Design top, start of the top module:
module top(input clk, rst_raw, up, left, right, down, 
           input [15:0]switches, output dp,a,b,c,d,e,f,g, output [3:0]anode,
           output load_done, output reg fsm_done);
export LEC_CHECK = 0
export CAP_MARGIN = 10
export CELL_PAD_IN_SITES_GLOBAL_PLACEMENT = 2
export CORE_ASPECT_RATIO = 0.95
export CORE_MARGIN = 8
export CORE_UTILIZATION = 34
export GPL_ROUTABILITY_DRIVEN = 1
export MAX_ROUTING_LAYER = met4
export MIN_ROUTING_LAYER = met1
export SETUP_SLACK_MARGIN = 2.97
export SLEW_MARGIN = 25
export TNS_END_PERCENT = 45
create_clock -name core_clock -period 10.0 [get_ports {clk}]
run.sh (not shown) runs the stock make flow with config.mk's settings and CLKGATE_MAP_FILE=.
Change:
- CAP_MARGIN: 10 -> 20
- CELL_PAD_IN_SITES_GLOBAL_PLACEMENT: 2 -> not set
- CORE_ASPECT_RATIO: 0.95 -> not set
- CORE_MARGIN: 8 -> 2
- CORE_UTILIZATION: 34 -> 72
- CTS_CLUSTER_DIAMETER: not set -> 47
- MAX_ROUTING_LAYER: met4 -> not set
- PLACE_DENSITY: not set -> 0.66
- SETUP_SLACK_MARGIN: 2.97 -> 1.44
- SLEW_MARGIN: 25 -> 30
- TNS_END_PERCENT: 45 -> not set
- clock period: 10.0 -> 6.21 ns (I/O delays scaled with it)
After rerunning:
- combinational power went up by 61%
- critical path depth is unchanged
- first-iteration DRC count went up by 100%
- die size went down by 57%
- worst setup slack degrades by 3.0 ns
- clock skew went up by 0.0073 ns
- worst hold slack improves by 0.016 ns
- area after synthesis stays the same
- non-clock buffer count went down by 5
- final cell count went down by 14%
- clock power went up by 59%
Change:
- CORE_UTILIZATION: 72 -> 40
- CTS_CLUSTER_DIAMETER: 47 -> not set
- GPL_ROUTABILITY_DRIVEN: 1 -> not set
- MIN_ROUTING_LAYER: met1 -> not set
- PLACE_DENSITY: 0.66 -> not set
- SETUP_SLACK_MARGIN: 1.44 -> not set
- SLEW_MARGIN: 30 -> 20
- clock period: 6.21 -> 4.25 ns (I/O delays scaled with it)
Outcome: Combinational power rose by 45%; count of clock-buffer cells in the layout fell by 1; global-route usage fell by 12 points; worst hold slack got worse by 0.012 ns; register-to-register slack got worse by 1.8 ns; synthesized area is unchanged; total power rose by 42%; worst setup slack got worse by 1.5 ns; die size rose by 77%; non-clock buffer count rose by 2; final area rose by 0.88%.
Change:
- CORE_UTILIZATION: 40 -> 70
- CTS_CLUSTER_SIZE: not set -> 13
- SETUP_SLACK_MARGIN: not set -> -0.66
- clock period: 4.25 -> 6.6 ns (I/O delays scaled with it)
Hold slack degrades by 0.0048 ns.
Via count rose by about 4%.
Design area fell by 2.2%.
Non-clock buffer count does not change.
Global-route usage rose by 11 points.
Synthesized area stays the same.
Routed wire length fell by about 0.9%.
Register-to-register slack improves by 2.3 ns.
Core utilization rose by 32 points.
Change:
- CORE_UTILIZATION: 70 -> 71
- CTS_CLUSTER_SIZE: 13 -> 19
- SETUP_SLACK_MARGIN: -0.66 -> not set
- clock period: 6.6 -> 3.39 ns (I/O delays scaled with it)
The changed run ran to the end with no violations; global-route usage rises by 0.42 points; area after synthesis stays the same; worst hold slack gains 0.0072 ns; clock skew falls by 0.011 ns; die size falls slightly; cell area rises slightly; flip-flop count is unchanged.
Change:
- CORE_UTILIZATION: 71 -> 72
- CTS_CLUSTER_SIZE: 19 -> 14
- SETUP_SLACK_MARGIN: not set -> 1.5
- clock period: 3.39 -> 6.16 ns (I/O delays scaled with it)
What happened: The new run completed with no timing, DRC or antenna violations. Worst setup slack improves by 2.1 ns. Critical path depth does not change. Final cell count fell by 1.2%. Global-route usage is lower by 0.27 points. Power is lower by 46%. Routed wire length shrinks by 3.0%. Worst hold slack is better by 0.014 ns. Sequential power fell by about 45%. First-iteration DRC count went up by about 22%. Combinational power decreases by 46%.

---

top again, from the RTL that the note above started with.
make LEC_CHECK=0 ABC_AREA=1 CAP_MARGIN=20 CORE_MARGIN=2 CORE_UTILIZATION=72 CTS_CLUSTER_SIZE=15 PLACE_DENSITY_LB_ADDON=0.16 SETUP_SLACK_MARGIN=0.36 SLEW_MARGIN=20 finish   # period 2.55 ns
The first run finished clean.
Change:
CAP_MARGIN = 40   (was 20)
CTS_CLUSTER_DIAMETER = 25   (was unset)
clock period = 2.36 ns   (was 2.55 ns; I/O delays follow)
Effect:
- The new run aborted during 5_1_grt on GRT-0232
- die area stays the same
- synthesized area does not change
- synthesized cell count does not change
Change:
ABC_AREA = unset   (was 1)
CORE_UTILIZATION = 71   (was 72)
CTS_CLUSTER_DIAMETER = unset   (was 25)
CTS_CLUSTER_SIZE = 19   (was 15)
PLACE_DENSITY_LB_ADDON = unset   (was 0.16)
SETUP_SLACK_MARGIN = unset   (was 0.36)
After rerunning: This time the run finished clean. Die area goes up by 3.6%. Area after synthesis goes up by 2.3%. Synthesized cell count goes down by 14%.
Power and IR drop assume default switching activity.
